==> inputs of 11-21 <==
==> flow/design.v (excerpt) <==
module DT(
        input                   clk,
        input                   reset,
        output                  done,
        output                  sti_rd,
        output  [9:0]           sti_addr,
        input   [15:0]          sti_di,
        output                  res_wr,
        output                  res_rd,
        output  reg [13:0]      res_addr,
        output  reg [7:0]       res_do,
        input   [7:0]           res_di
        );
export LEC_CHECK = 0
export ABC_AREA = 1
export CAP_MARGIN = 20
export CORE_ASPECT_RATIO = 0.5
export CORE_MARGIN = 2
export CORE_UTILIZATION = 68
export CTS_CLUSTER_DIAMETER = 300
export CTS_CLUSTER_SIZE = 100
export GPL_ROUTABILITY_DRIVEN = 1
export PLACE_DENSITY_LB_ADDON = 0.3
export SLEW_MARGIN = 20
export TNS_END_PERCENT = 20
create_clock -name core_clock -period 9.0 [get_ports {clk}]
run.sh (not shown) runs the stock make flow with config.mk's settings and CLKGATE_MAP_FILE=.
==> inputs of 07-14, as changes to 11-21 <==
Settings changed: CORE_ASPECT_RATIO 0.5 to default, CTS_CLUSTER_DIAMETER 300 to default, CTS_CLUSTER_SIZE 100 to default, GPL_ROUTABILITY_DRIVEN 1 to default, PLACE_DENSITY_LB_ADDON 0.3 to default, SETUP_SLACK_MARGIN from default to -0.22, TNS_END_PERCENT 20 to default.
==> flow/constraint.sdc (replaced) <==
create_clock -name core_clock -period 6.23 [get_ports {clk}]
set_input_delay 1.2460 -clock core_clock [delete_from_list [all_inputs] [get_ports {clk}]]
set_output_delay 1.2460 -clock core_clock [all_outputs]
set_load 0.01 [all_outputs]
==> inputs of 05-28, as changes to 11-21 <==
Settings changed: CAP_MARGIN 20 to 25, CELL_PAD_IN_SITES_GLOBAL_PLACEMENT from default to 3, CORE_ASPECT_RATIO 0.5 to 1.15, CORE_MARGIN 2 to 3, CORE_UTILIZATION 68 to 40, CTS_CLUSTER_DIAMETER 300 to default, CTS_CLUSTER_SIZE 100 to 65, GPL_ROUTABILITY_DRIVEN 1 to 0, MIN_ROUTING_LAYER from default to met2, PLACE_DENSITY_LB_ADDON 0.3 to 0.26, SETUP_SLACK_MARGIN from default to -0.78, TNS_END_PERCENT 20 to 50.
==> summary of the runs <==
Sequential share of layout area: 11-21 is higher than 07-14 (2.2 points).
Via count: 11-21 is lower than 07-14 (about 6%).
In 11-21 the first-iteration DRC count is lower than in 07-14, by 7.6%.
Of 07-14 and 11-21, 07-14 has the higher final area (gap 8.6%, measured against 11-21).
Of 11-21 and 07-14, 07-14 has the higher non-clock buffer count (gap 72).
In 07-14 the count of clock-buffer cells in the layout is higher than in 11-21, by 2.
In 07-14 the global-route usage is higher than in 11-21, by 0.16 points.
Of 11-21 and 07-14, 11-21 has the higher die area (gap 0.35%, measured against 07-14).
In flip-flop count, 11-21 and 07-14 do not differ.
11-21 completed with no timing, DRC or antenna violations. 05-28 never finished: it broke off in global placement (FLW-0024). 07-14 completed, yet does not pass: negative setup slack.
Of 07-14 and 11-21, 11-21 has the higher register-to-register slack (gap 2700 ps).
==> figures <==
	05-28	11-21	07-14
Run status	stopped before the end	finished clean	failed layout checks
Stage where the flow stopped	global placement	-	-
Reasons for failing layout checks	-	-	negative setup slack
Pin count of the biggest net entering global routing	-	44	36
Max Cap Violations	-	0	0
Post-CTS repair timing setup buffer count	-	0	3
Logic gate fraction of the total cell area	-	53.2%	53.0%
First-pass GRT wire length	-	49.6 mm	50.6 mm
Leading cell category by total area	-	multi-input combinational cells	multi-input combinational cells
Switch share	-	30.0%	26.1%
Core footprint	0.0277 mm²	0.0164 mm²	0.0165 mm²
Number of core rows	65	33	47
Routed length on met2	-	14.1 mm	16.3 mm
Initial antenna violation count	-	0	0
Antenna diode instance count	-	0	0
Clock latency reported for the late side of the worst-skew pair	-	440 ps	430 ps
CTS hold repair buffers	-	0	0
Worst hold path depth	-	2	2
Port Buf Inserts	-	61	61
Period Utilization, post-route	-	90.1%	115%
Portion of the layout cell area used by non-clock buffers	-	5.00%	8.53%
Buffers and inverters on the worst path	-	4	6
Via count	-	11160	11888
Chip area	0.0306 mm²	0.0179 mm²	0.0178 mm²

==> job 4735 <==
==> flow/design.v <==
module ctrl(
        input                   clk,
        input                   reset,
        input                   init_en_2,
        input                   init_done,
        input                   for_load_done,
        input                   for_done,
        input                   for_op_done,
        input                   back_load_done,
        input                   back_done,
        output reg              init_en,
        output reg              for_en,
        output reg              for_load_en,
        output reg              back_en,
        output reg              back_load_en,
        output reg              sti_rd,
        output reg              res_wr,
        output reg              res_rd
        );
        parameter IDLE = 3'b000,  INIT = 3'b001, LOAD = 3'b010, FOR = 3'b011, BACK = 3'b100;
        reg [2:0] cstate, nstate;
        always@(posedge clk)begin
                if(!reset)
                        cstate <= 3'b0;
                else
                        cstate <= nstate;
        end
        always@*begin
                case(cstate)
                        IDLE:begin
                                if(!reset) nstate = IDLE;
                                else nstate = INIT;
                        end
                        INIT:begin
                                if(init_done)
                                        nstate = LOAD;
                                else
                                        nstate = INIT;
                        end
                        LOAD:begin
                                if(for_load_done)
                                        nstate = FOR;
                                else if(back_load_done)
                                        nstate = BACK;
                                else
                                        nstate = LOAD;
                        end
                        FOR:begin
                                if(for_done)
                                        nstate = LOAD;
                                else
                                        nstate = FOR;
                        end
                        BACK:begin
                                if(back_done)
                                        nstate = LOAD;
                                else
                                        nstate = BACK;
                        end
                        default: nstate = IDLE;
                endcase
        end
        always@*begin
                case(cstate)
                        IDLE:begin
                                init_en = 1'b0;
                                for_load_en = 1'b0;
                                for_en = 1'b0;
                                back_load_en = 1'b0;
                                back_en = 1'b0;
                                sti_rd = 1'b0;
                                res_wr = 1'b0;
                                res_rd = 1'b0;
                        end
                        INIT:begin
                                init_en = 1'b1;
                                for_load_en = 1'b0;
                                for_en = 1'b0;
                                back_load_en = 1'b0;
                                back_en = 1'b0;
                                sti_rd = 1'b1;   
                                res_wr = init_en_2;
                                res_rd = 1'b0;
                        end
                        LOAD:begin
                                init_en = 1'b0;
                                for_load_en = (!for_op_done);
                                for_en = 1'b0;
                                back_load_en = for_op_done;
                                back_en = 1'b0;
                                sti_rd = 1'b0;
                                res_wr = 1'b0;
                                res_rd = 1'b1;
                        end
                        FOR:begin
                                init_en = 1'b0;
                                for_load_en = 1'b1;
                                for_en = 1'b1;
                                back_load_en = 1'b0;
                                back_en = 1'b0;
                                sti_rd = 1'b0;
                                res_wr = 1'b1;
                                res_rd = 1'b0;
                        end
                        BACK:begin
                                init_en = 1'b0;
                                for_load_en = 1'b0;
                                for_en = 1'b0;
                                back_load_en = 1'b1;
                                back_en = 1'b1;
                                sti_rd = 1'b0;
                                res_wr = 1'b1;
                                res_rd = 1'b0;
                        end
                        default:begin
                                init_en = 1'b0;
                                for_load_en = 1'b0;
                                for_en = 1'b0;
                                back_load_en = 1'b0;
                                back_en = 1'b0;
                                sti_rd = 1'b0;
                                res_wr = 1'b0;
                                res_rd = 1'b0;
                        end
                endcase
        end
endmodule
module init(
        input                   clk,
        input                   reset,
        input                   init_en,
        input                   for_en,
        output  reg             init_en_2,
        output                  init_done,
        output  reg     [9:0]   sti_addr ,
        input           [15:0]  sti_di,
        output  reg     [13:0]  res_addr_init ,
        output  reg     [7:0]   res_do_init
        );
        reg [9:0]       cnt_sti;   
        reg [3:0]       cnt_ini;   
        reg [13:0]      cnt_res;   
        reg [7:0]       sti_tmp15;
        wire [9:0]      sti_addr_tmp;
        assign  init_done = (cnt_res == 14'h3FFF);
        always@(posedge clk)begin
                if(!reset)
                        cnt_ini <= 4'd15;
                else if(init_en)
                        cnt_ini <= cnt_ini - 1;   
        end
        always@(posedge clk)begin
                if(!reset)
                        cnt_sti <= 10'b0;
                else if(init_en && (cnt_ini == 4'd0))
                        cnt_sti <= cnt_sti + 1;
        end
        always@*begin
                if(init_en)
                        sti_addr = cnt_sti;
                else
                        sti_addr = 10'd0;
        end
        always@(posedge clk)begin
                if(init_en)
                        sti_tmp15 <= {6'b0, sti_di[0]};
        end
        always@(posedge clk)begin
                init_en_2 <= init_en;
        end
        always@(posedge clk)begin
                if(!reset)
                        cnt_res <= 14'b0;
                else if(init_en_2)
                        cnt_res <= cnt_res + 1;
        end
        always@*begin
                res_addr_init = cnt_res;
        end
        assign sti_addr_tmp = cnt_ini+1;
        always@*begin
                if(init_en_2)begin
                        if(cnt_ini == 4'hF)
                                res_do_init = 8'h00 | sti_tmp15;   
                        else
                                res_do_init = 8'h00 | {7'b0, sti_di[sti_addr_tmp]};   
                end
                else
                        res_do_init = 8'h00;
        end
endmodule
module forward(
        input                   clk,
        input                   reset,
        input                   for_load_en,
        input                   for_en,
        output                  for_load_done,
        output                  for_done,
        output  reg             for_op_done,
        output  reg     [13:0]  res_addr_for,
        output  reg     [7:0]   res_do_for,
        input           [7:0]   res_di
        );
        reg [13:0]      cur;    
        reg [2:0]       cnt_for;   
        reg [7:0]       pixel_tmp[4:0];
        reg [7:0]      min_tmp0, min_tmp1, for_out;
        assign pass = (cur[6:0] == 7'b0) || (cur[6:0] == 7'h7F) || (cur>= 14'h3F80) || (for_load_en && (cnt_for == 3'd0) && (res_di == 8'd0));
        assign for_load_done = (cnt_for == 4'd4);
        assign for_done = (cnt_for == 3'd5);
        always@(posedge clk)begin
                if(!reset)
                        cur <= 14'd128;   
                else if(pass ||(for_load_en && for_done))
                        cur <= cur + 1;
        end
        always@(posedge clk)begin
                if(!reset)
                        cnt_for <= 3'd0;
                else if(pass || (cnt_for == 3'd6))   
                        cnt_for <= 3'd0;
                else if((!pass) && for_load_en && (!for_op_done))
                        cnt_for <= cnt_for + 1;
        end
        always@(posedge clk)begin
                if(!reset)
                        for_op_done <= 1'b0;
                else if(for_load_en && (cur == 14'h3FFF))
                        for_op_done <= 1'b1;   
        end
        always@*begin
                case(cnt_for)
                        3'd0: res_addr_for = cur;
                        3'd1: res_addr_for = cur - 14'd129;
                        3'd2: res_addr_for = cur - 14'd128;
                        3'd3: res_addr_for = cur - 14'd127;
                        3'd4: res_addr_for = cur - 14'd1;
                        3'd5: res_addr_for = cur;   
                        default: res_addr_for = 14'd0;
                endcase
        end
        always@(posedge clk)begin
                if(!reset)begin
                        pixel_tmp[0] <= 8'hFF;
                        pixel_tmp[1] <= 8'hFF;
                        pixel_tmp[2] <= 8'hFF;
                        pixel_tmp[3] <= 8'hFF;
                        pixel_tmp[4] <= 8'hFF;
                end
                else if(  for_load_en && (!for_op_done))begin
                        pixel_tmp[cnt_for] <= res_di;
                end
        end
        always@*begin
                if(cnt_for == 3'd5)begin
                        min_tmp0 = (pixel_tmp[1] <= pixel_tmp[2])? pixel_tmp[1] : pixel_tmp[2];
                        min_tmp1 = (pixel_tmp[3] <= pixel_tmp[4])? pixel_tmp[3] : pixel_tmp[4];
                        for_out = (min_tmp0 <= min_tmp1)? min_tmp0+1 : min_tmp1+1;
                end
                else begin
                        min_tmp0 = 7'd0;
                        min_tmp1 = 7'd0;
                        for_out = 7'd0;
                end
        end
        always@*begin
                if(cnt_for >= 3'd5)
                        res_do_for = for_out;
                else
                        res_do_for = 7'd0;
        end
endmodule
module backward(
        input                   clk,
        input                   reset,
        input                   back_load_en,
        input                   back_en,
        output                  back_load_done,
        output                  back_done,
        output                  done,
        output  reg     [13:0]  res_addr_back,
        output  reg     [7:0]   res_do_back,
        input           [7:0]   res_di
        );
        reg [13:0]      cur;    
        reg [2:0]       cnt_back;   
        reg [7:0]       pixel_tmp[4:0];
        reg             back_op_done;
        reg [7:0]      min_tmp0, min_tmp1, min_tmp2, back_out;
        assign pass = (cur[6:0] == 7'b0) || (cur[6:0] == 7'h7F);
        assign back_load_done = (cnt_back == 4'd4);
        assign back_done = (cnt_back == 3'd5);
        assign done = back_op_done;
        always@(posedge clk)begin
                if(!reset)
                        cur <= 14'h3F7E;   
                else if(pass || (back_load_en && back_done))
                        cur <= cur - 1;
        end
        always@(posedge clk)begin
                if(!reset)
                        cnt_back <= 3'd0;
                else if(pass || (cnt_back == 3'd6))
                        cnt_back <= 3'd0;
                else if((!pass) && back_load_en && (!back_op_done))
                        cnt_back <= cnt_back + 1;
        end
        always@(posedge clk)begin
                if(!reset)
                        back_op_done <= 1'b0;
                else if(cur == 14'h0001)
                        back_op_done <= 1'b1;
        end
        always@*begin
                case(cnt_back)
                        3'd0: res_addr_back = cur;
                        3'd1: res_addr_back = cur + 1;
                        3'd2: res_addr_back = cur + 127;
                        3'd3: res_addr_back = cur + 128;
                        3'd4: res_addr_back = cur + 129;
                        3'd5: res_addr_back = cur;   
                        default: res_addr_back = 14'd0;
                endcase
        end
        always@(posedge clk)begin
                if(!reset)begin
                        pixel_tmp[0] <= 8'hFF;
                        pixel_tmp[1] <= 8'hFF;
                        pixel_tmp[2] <= 8'hFF;
                        pixel_tmp[3] <= 8'hFF;
                        pixel_tmp[4] <= 8'hFF;
                end
                else if(back_load_en && (!back_op_done))
                        pixel_tmp[cnt_back] <= res_di;
        end
        always@*begin
                if(cnt_back == 3'd5)begin
                        min_tmp0 = (pixel_tmp[0] <= (pixel_tmp[1]+1))? pixel_tmp[0] : (pixel_tmp[1] + 1);
                        min_tmp1 = ((pixel_tmp[2]+1) <= (pixel_tmp[3]+1))? (pixel_tmp[2]+1) : (pixel_tmp[3]+1);
                        min_tmp2 = ((pixel_tmp[4]+1) <= min_tmp1)? (pixel_tmp[4]+1) : min_tmp1;
                        back_out = (min_tmp0 <= min_tmp2)? min_tmp0 : min_tmp2;
                end
                else begin
                        min_tmp0 = 7'd0;
                        min_tmp1 = 7'd0;
                        min_tmp2 = 7'd0;
                        back_out = 7'd0;
                end
        end
        always@*begin
                if(cnt_back >= 3'd5)
                        res_do_back = back_out;
                else
                        res_do_back = 7'd0;
        end
endmodule
module DT(
        input                   clk,
        input                   reset,
        output                  done,
        output                  sti_rd,
        output  [9:0]           sti_addr,
        input   [15:0]          sti_di,
        output                  res_wr,
        output                  res_rd,
        output  reg [13:0]      res_addr,
        output  reg [7:0]       res_do,
        input   [7:0]           res_di
        );
        wire [7:0] res_do_init, res_do_for, res_do_back;
        wire [13:0] res_addr_init, res_addr_for, res_addr_back;
        wire init_en, init_en_2, load_en, for_load_en, for_en, back_load_en, back_en;
        wire init_done, for_load_done, back_load_done, for_done, for_op_done, back_done;
        always@*begin
                case({init_en_2, for_en, back_en})
                        3'b100: res_do = res_do_init;
                        3'b010: res_do = res_do_for;
                        3'b001: res_do = res_do_back;
                        default:res_do = 8'd0;
                endcase
        end
        always@*begin
                case({init_en_2, for_load_en, back_load_en})
                        3'b100: res_addr = res_addr_init;
                        3'b010: res_addr = res_addr_for;
                        3'b001: res_addr = res_addr_back;
                        default:res_addr = 14'b0;
                endcase
        end
        init u_init(.clk(clk),
                    .reset(reset),
                    .init_en(init_en),
                    .for_en(for_en),
                    .init_done(init_done),
                    .init_en_2(init_en_2),
                    .sti_addr(sti_addr),
                    .sti_di(sti_di),
                    .res_addr_init(res_addr_init),
                    .res_do_init(res_do_init)
                    );
        forward u_for(.clk(clk),
                      .reset(reset),
                      .for_load_en(for_load_en),
                      .for_en(for_en),
                      .for_load_done(for_load_done),
                      .for_done(for_done),
                      .for_op_done(for_op_done),
                      .res_addr_for(res_addr_for),
                      .res_do_for(res_do_for),
                      .res_di(res_di)
                      );
        backward u_back(.clk(clk),
                        .reset(reset),
                        .back_load_en(back_load_en),
                        .back_en(back_en),
                        .back_load_done(back_load_done),
                        .back_done(back_done),
                        .done(done),
                        .res_addr_back(res_addr_back),
                        .res_do_back(res_do_back),
                        .res_di(res_di)
                        );
        ctrl u_ctrl(.clk(clk),
                    .reset(reset),
                    .init_en_2(init_en_2),
                    .init_done(init_done),
                    .for_load_done(for_load_done),
                    .for_done(for_done),
                    .for_op_done(for_op_done),
                    .back_load_done(back_load_done),
                    .back_done(back_done),
                    .init_en(init_en),
                    .for_en(for_en),
                    .for_load_en(for_load_en),
                    .back_en(back_en),
                    .back_load_en(back_load_en),
                    .sti_rd(sti_rd),
                    .res_wr(res_wr),
                    .res_rd(res_rd)
                    );
endmodule
==> flow/run.sh <==
#!/bin/bash
# the make line also repeats each setting of config.mk as NAME=value (left out here)
make -C /OpenROAD-flow-scripts/flow DESIGN_CONFIG=/design/flow/config.mk WORK_HOME=/design/flow/orfs CLKGATE_MAP_FILE= finish
==> flow/config.mk <==
export PLATFORM = sky130hd
export DESIGN_NAME = DT
export DESIGN_NICKNAME = DT
export VERILOG_FILES = /design/flow/design.v
export SDC_FILE = /design/flow/constraint.sdc
export NUM_CORES = 4
export LEC_CHECK = 0
export CAP_MARGIN = 20
export CORE_MARGIN = 2
export CORE_UTILIZATION = 72
export CTS_CLUSTER_DIAMETER = 396
export CTS_CLUSTER_SIZE = 18
export SETUP_SLACK_MARGIN = 1.15
export SLEW_MARGIN = 20
==> flow/constraint.sdc <==
create_clock -name core_clock -period 3.85 [get_ports {clk}]
set_input_delay 0.7700 -clock core_clock [delete_from_list [all_inputs] [get_ports {clk}]]
set_output_delay 0.7700 -clock core_clock [all_outputs]
set_load 0.01 [all_outputs]
==> job 2348 (differences from job 4735) <==
ABC_AREA = 1   (was unset)
CORE_UTILIZATION = 66   (was 72)
CTS_CLUSTER_DIAMETER = 28   (was 396)
CTS_CLUSTER_SIZE = 70   (was 18)
SETUP_SLACK_MARGIN = 1.48   (was 1.15)
==> flow/constraint.sdc (replaced) <==
create_clock -name core_clock -period 6.06 [get_ports {clk}]
set_input_delay 1.2120 -clock core_clock [delete_from_list [all_inputs] [get_ports {clk}]]
set_output_delay 1.2120 -clock core_clock [all_outputs]
set_load 0.01 [all_outputs]
==> metrics.yaml <==
outcome:
  error_line: "[ERROR DPL-0038] Utilization greater than 100%, impossible to legalize"
  run_status: "stopped before the end"
  lastStage: "clock tree synthesis"
floorplan:
  num_rows: 44
  dieArea_um2: 15900
logic_synthesis:
  synthesis.nets: 1338
  yosysUniqueCellTypes: 87
placement:
  place.gp.congestion: 0.917
-- figures above: job 4735

==> metrics.yaml <==
outcome:
  run_status: "complete, but fails checks"
  violations: "setup timing"
floorplan:
  dieArea_um2: 18300
placement:
  place.gp.congestion: 0.928
logic_synthesis:
  yosysUniqueCellTypes: 64
  area_leaders: "edfxtp_1 19%, nand2_1 13%, dfxtp_1 12%, ha_1 11%, nand3_1 7.2%"
  synthesis.nets: 1719
final_timing:
  setup_viol: 8
  setup_slack_ps: -1150
-- figures above: job 2348

